== before ==
Design pipelined, start of the top module:
module pipelined(
    input  wire              clk,
    input  wire              rst,
    input  wire              in_valid,
    output wire              in_ready,
    input  wire signed [15:0] a,
    input  wire signed [15:0] b,
    input  wire signed [15:0] c,
    input  wire signed [15:0] d,
    input  wire signed [15:0] e,
    output reg               out_valid,
    input  wire              out_ready,
    output reg signed [31:0]  y
);
    wire s3_ready_in;
    wire s2_ready_in;
    wire s1_ready_in;
    assign s3_ready_in = (~out_valid) || (out_valid && out_ready);
    assign s2_ready_in = (~s2_valid)  || (s2_valid  && s3_ready_in);
    assign s1_ready_in = (~s1_valid)  || (s1_valid  && s2_ready_in);
    assign in_ready = s1_ready_in;
    wire in_send = in_valid && in_ready;
    reg signed [31:0] s1_p1;
    reg signed [31:0] s1_p2;
    reg signed [15:0] s1_e;
    reg               s1_valid;
    always @(posedge clk) begin
        if (rst) begin
            s1_valid <= 1'b0;
            s1_p1    <= 32'sd0;
            s1_p2    <= 32'sd0;
            s1_e     <= 16'sd0;
        end else if (s1_ready_in) begin
            s1_valid <= in_send;
            if (in_send) begin
                s1_p1 <= $signed(a) * $signed(b);
                s1_p2 <= $signed(c) * $signed(d);
                s1_e  <= e;
            end
        end
    end
    reg signed [31:0] s2_s;
    reg signed [15:0] s2_e;
    reg               s2_valid;
    always @(posedge clk) begin
        if (rst) begin
            s2_valid <= 1'b0;
            s2_s     <= 32'sd0;
            s2_e     <= 16'sd0;
        end else if (s2_ready_in) begin
            s2_valid <= s1_valid;
            if (s1_valid) begin
                s2_s <= s1_p1 + s1_p2;
                s2_e <= s1_e;
            end
        end
    end
    always @(posedge clk) begin
        if (rst) begin
  ...
clock: 8.0 ns
lec_check: 0
cap_margin: 25
cell_pad_in_sites_detail_placement: 2
core_margin: 8
core_utilization: 67
cts_cluster_diameter: 81
cts_cluster_size: 32
gpl_routability_driven: 1
hold_slack_margin: 0.24
setup_slack_margin: 1.22
slew_margin: 35
tns_end_percent: 60
run.sh (not shown) runs the stock make flow with config.mk's settings and CLKGATE_MAP_FILE=.
Status: before FAILED at 3_5_place_dp (tool error)
[inputs] after vs before
- GPL_ROUTABILITY_DRIVEN removed (was 1)
- SETUP_SLACK_MARGIN changed from 1.22 to 0.91
- TNS_END_PERCENT removed (was 60)
- HOLD_SLACK_MARGIN removed (was 0.24)
- PLACE_DENSITY_LB_ADDON newly set to 0.26
- CAP_MARGIN changed from 25 to 20
- CTS_CLUSTER_DIAMETER removed (was 81)
- CORE_MARGIN changed from 8 to 2
- CORE_UTILIZATION changed from 67 to 72
- CTS_CLUSTER_SIZE changed from 32 to 25
- CELL_PAD_IN_SITES_DETAIL_PLACEMENT removed (was 2)
- SLEW_MARGIN changed from 35 to 20
==> comparison <==
after ran to completion and came out clean on the timing, DRC and antenna checks. after -> before: number of instances in the synthesized netlist flat. before and after ended up with nearly the same count of different cell masters after synthesis. Re x dimension of the die: after is about 9% down on before. On chip area estimate from yosys synthesis, before and after are basically level. Going from before to after, overall die height went down, number of rows in the core area lower, weighted congestion at the end of routability-driven global placement increased about 2.1%, area of the die fell by 17%, starting utilization of the core area increased by 5.4 points relative to the old numbers.

* * *

== run A ==
pipelined again, from the RTL that the note above started with.
make LEC_CHECK=0 CAP_MARGIN=20 CELL_PAD_IN_SITES_DETAIL_PLACEMENT=2 CORE_MARGIN=2 CORE_UTILIZATION=40 CTS_CLUSTER_DIAMETER=201 CTS_CLUSTER_SIZE=32 GPL_ROUTABILITY_DRIVEN=1 SLEW_MARGIN=25 TNS_END_PERCENT=60 finish   # period 8.0 ns
| run A | all stages done | FAIL | setup timing |
> inputs changed (run A -> run B)
Settings: a deleted CELL_PAD_IN_SITES_DETAIL_PLACEMENT that had been 2; a change of CORE_UTILIZATION from 40 to 37; a change of CTS_CLUSTER_SIZE from 32 to 100; a deleted GPL_ROUTABILITY_DRIVEN that had been 1; an added CORE_ASPECT_RATIO of 1.89; a change of SLEW_MARGIN from 25 to 20; a deleted TNS_END_PERCENT that had been 60; an added ABC_AREA of 1; a change of CTS_CLUSTER_DIAMETER from 201 to 246.
==> comparison <==
- Run B reached the end of the flow, and the finished layout is clean on the timing, DRC and antenna checks.
- Of run B and run A, the run reporting the higher cell count was run B.
- On run B: met1 usage is 18 points lower than what run A gave.
Changes in run C relative to run B:
Settings: swapping 246 for 301 in CTS_CLUSTER_DIAMETER; putting SETUP_SLACK_MARGIN at -0.79 where nothing was set; swapping 37 for 66 in CORE_UTILIZATION; swapping 1.89 for 0.5 in CORE_ASPECT_RATIO.
## What came out
- [compare] base=run B new=run C: cell count went down by about 8%, via count of the first global-routing pass went down by 174, first-pass iteration count of the detailed router went up by 3.
- Worst setup slack for register-to-register paths (run C over run B): decrease, 0.02 ns
- The run showing the smaller mean routed wirelength per cell is run B.
- Run C and run B ended up with nearly the same required time of the critical path.
- Run C ends up with lower first-pass GRT wire length than run B does.
- [compare] base=run B new=run C: final wirelength now sits lower.
Inputs modified between run C and run D:
Settings: CTS_CLUSTER_DIAMETER: 301 -> 383; CORE_ASPECT_RATIO: 0.5 -> unset; CORE_UTILIZATION: 66 -> 40.
--- outcome ---
[compare] base=run C new=run D: fraction of area in clock buffers and inverters comparable; via count now smaller; final weighted congestion of routability-driven global placement now smaller; utilization of the core after routing now smaller.
Clock skew of run D is on par with run C.
Run D gives more number of placement rows than run C did.
Of the two values seen for critical-path cell with the highest stage delay, clkdlybuf4s50_1 was produced by run C and fa_1 by run D.
Summary of run D over run C: top achievable clock speed climbed 0.0033 GHz; worst setup slack went up; final-layout setup total negative slack was more or less identical.
[inputs] run E vs run D
Settings: a deleted ABC_AREA that had been 1; a deleted CTS_CLUSTER_DIAMETER that had been 383; a deleted CTS_CLUSTER_SIZE that had been 100; a deleted SETUP_SLACK_MARGIN that had been -0.79.
--- outcome ---
Run E against run D: first-iteration DRC count decreased 542, cell area reported after detailed placement lost 9.1%, met2 global-route usage shrank by 2.2 points. Of the two values seen for critical path endpoint, s1_p1[31] was produced by run E and s1_p1[23] by run D. Summary of run E over run D: worst setup slack lower, cell depth of the worst flop-to-flop path higher. Run D → run E: clock-buffer cell count went up, met2 wirelength from detailed routing went down. Run comparison: run E timing startpoint of the critical path a[11]; run D timing startpoint of the critical path a[15]. Measured against each other, run D and run E differ in clock skew, the lower figure coming from run E. Run E ends up with a maximum frequency that is about 5% lower than in run D.

* * *

Starting RTL as in the previous note.
Settings: LEC_CHECK=0, CAP_MARGIN=0, CELL_PAD_IN_SITES_GLOBAL_PLACEMENT=3, CORE_ASPECT_RATIO=0.74, CORE_MARGIN=2, CORE_UTILIZATION=52, CTS_CLUSTER_DIAMETER=291, GPL_TIMING_DRIVEN=1, HOLD_SLACK_MARGIN=0.18, MAX_ROUTING_LAYER=met4, MIN_ROUTING_LAYER=met2, PLACE_DENSITY_LB_ADDON=0.25, SETUP_SLACK_MARGIN=-0.11, SLEW_MARGIN=40, TNS_END_PERCENT=70; clock period 4.52 ns.
The starting point never finished: it broke off in 3_1_place_gp_skip_io, error FLW-0024.
==> next run, changes <==
Settings changed: CAP_MARGIN 0 to 20, CELL_PAD_IN_SITES_GLOBAL_PLACEMENT 3 to unset, CORE_ASPECT_RATIO 0.74 to unset, CORE_UTILIZATION 52 to 40, CTS_CLUSTER_DIAMETER 291 to unset, GPL_TIMING_DRIVEN 1 to unset, HOLD_SLACK_MARGIN 0.18 to unset, MAX_ROUTING_LAYER met4 to unset, MIN_ROUTING_LAYER met2 to unset, PLACE_DENSITY_LB_ADDON 0.25 to unset, SETUP_SLACK_MARGIN -0.11 to 1.77, SLEW_MARGIN 40 to 20, TNS_END_PERCENT 70 to unset.
Clock period 4.52 ns to 7.79 ns, I/O delays scaled along.
The changed run passed the timing, DRC and antenna checks.
Area after synthesis is unchanged.
Die size came out higher by a quarter to a third.
Synthesized cell count does not change.
==> next run, changes <==
Settings changed: CORE_UTILIZATION 40 to 72, PLACE_DENSITY set to 0.67, SETUP_SLACK_MARGIN 1.77 to -0.32.
Clock period 7.79 ns to 5.9 ns, I/O delays scaled along.
Outcome: Now the flow reached the layout checks and failed them: negative setup slack; worst setup slack gets worse by 1900 ps; design area fell slightly; wire length is higher by a quarter to a third; sequential share of layout area increases by 0.12 points; clock-buffer cell count went down by 1.
==> next run, changes <==
Settings changed: CTS_CLUSTER_SIZE set to 60, SETUP_SLACK_MARGIN -0.32 to -0.1.
Clock period 5.9 ns to 6.23 ns, I/O delays scaled along.
Result:
- Now the flow never finished: it broke off in 5_1_grt (ODB-0269)
- die area stays the same
- area after synthesis stays the same
- synthesized cell count does not change

* * *

The RTL this note starts from:
==> flow/design.v <==
`timescale 1ns / 1ps
module pipelined(
    input  wire              clk,
    input  wire              rst,
    input  wire              in_valid,
    output wire              in_ready,
    input  wire signed [15:0] a,
    input  wire signed [15:0] b,
    input  wire signed [15:0] c,
    input  wire signed [15:0] d,
    input  wire signed [15:0] e,
    output reg               out_valid,
    input  wire              out_ready,
    output reg signed [31:0]  y
);
    wire s3_ready_in;
    wire s2_ready_in;
    wire s1_ready_in;
    assign s3_ready_in = (~out_valid) || (out_valid && out_ready);
    assign s2_ready_in = (~s2_valid)  || (s2_valid  && s3_ready_in);
    assign s1_ready_in = (~s1_valid)  || (s1_valid  && s2_ready_in);
    assign in_ready = s1_ready_in;
    wire in_send = in_valid && in_ready;
    reg signed [31:0] s1_p1;
    reg signed [31:0] s1_p2;
    reg signed [15:0] s1_e;
    reg               s1_valid;
    always @(posedge clk) begin
        if (rst) begin
            s1_valid <= 1'b0;
            s1_p1    <= 32'sd0;
            s1_p2    <= 32'sd0;
            s1_e     <= 16'sd0;
        end else if (s1_ready_in) begin
            s1_valid <= in_send;
            if (in_send) begin
                s1_p1 <= $signed(a) * $signed(b);
                s1_p2 <= $signed(c) * $signed(d);
                s1_e  <= e;
            end
        end
    end
    reg signed [31:0] s2_s;
    reg signed [15:0] s2_e;
    reg               s2_valid;
    always @(posedge clk) begin
        if (rst) begin
            s2_valid <= 1'b0;
            s2_s     <= 32'sd0;
            s2_e     <= 16'sd0;
        end else if (s2_ready_in) begin
            s2_valid <= s1_valid;
            if (s1_valid) begin
                s2_s <= s1_p1 + s1_p2;
                s2_e <= s1_e;
            end
        end
    end
    always @(posedge clk) begin
        if (rst) begin
            out_valid <= 1'b0;
            y         <= 32'sd0;
        end else if (s3_ready_in) begin
            out_valid <= s2_valid;
            if (s2_valid) begin
                y <= s2_s + $signed(s2_e);
            end
        end
    end
endmodule
==> flow/config.mk <==
export PLATFORM = sky130hd
export DESIGN_NAME = pipelined
export DESIGN_NICKNAME = pipelined
export VERILOG_FILES = /design/flow/design.v
export SDC_FILE = /design/flow/constraint.sdc
export NUM_CORES = 4
export LEC_CHECK = 0
export CAP_MARGIN = 20
export CORE_MARGIN = 2
export CORE_UTILIZATION = 69
export CTS_CLUSTER_DIAMETER = 372
export CTS_CLUSTER_SIZE = 96
export PLACE_DENSITY = 0.38
export SLEW_MARGIN = 20
export TNS_END_PERCENT = 10
==> flow/constraint.sdc <==
create_clock -name core_clock -period 4.64 [get_ports {clk}]
set_input_delay 0.9280 -clock core_clock [delete_from_list [all_inputs] [get_ports {clk}]]
set_output_delay 0.9280 -clock core_clock [all_outputs]
set_load 0.01 [all_outputs]
The first run finished but fails on negative setup slack.
Edit:
CORE_UTILIZATION = 27   (was 69)
CTS_CLUSTER_DIAMETER = default   (was 372)
CTS_CLUSTER_SIZE = default   (was 96)
PLACE_DENSITY = default   (was 0.38)
TNS_END_PERCENT = default   (was 10)
clock period = 7.79 ns   (was 4.64 ns; I/O delays follow)
What happened: This time the run completed without violations; first-iteration DRC count came out lower by well over a third; cell area came out lower by a few percent; die size came out higher to 2.5 times its value.
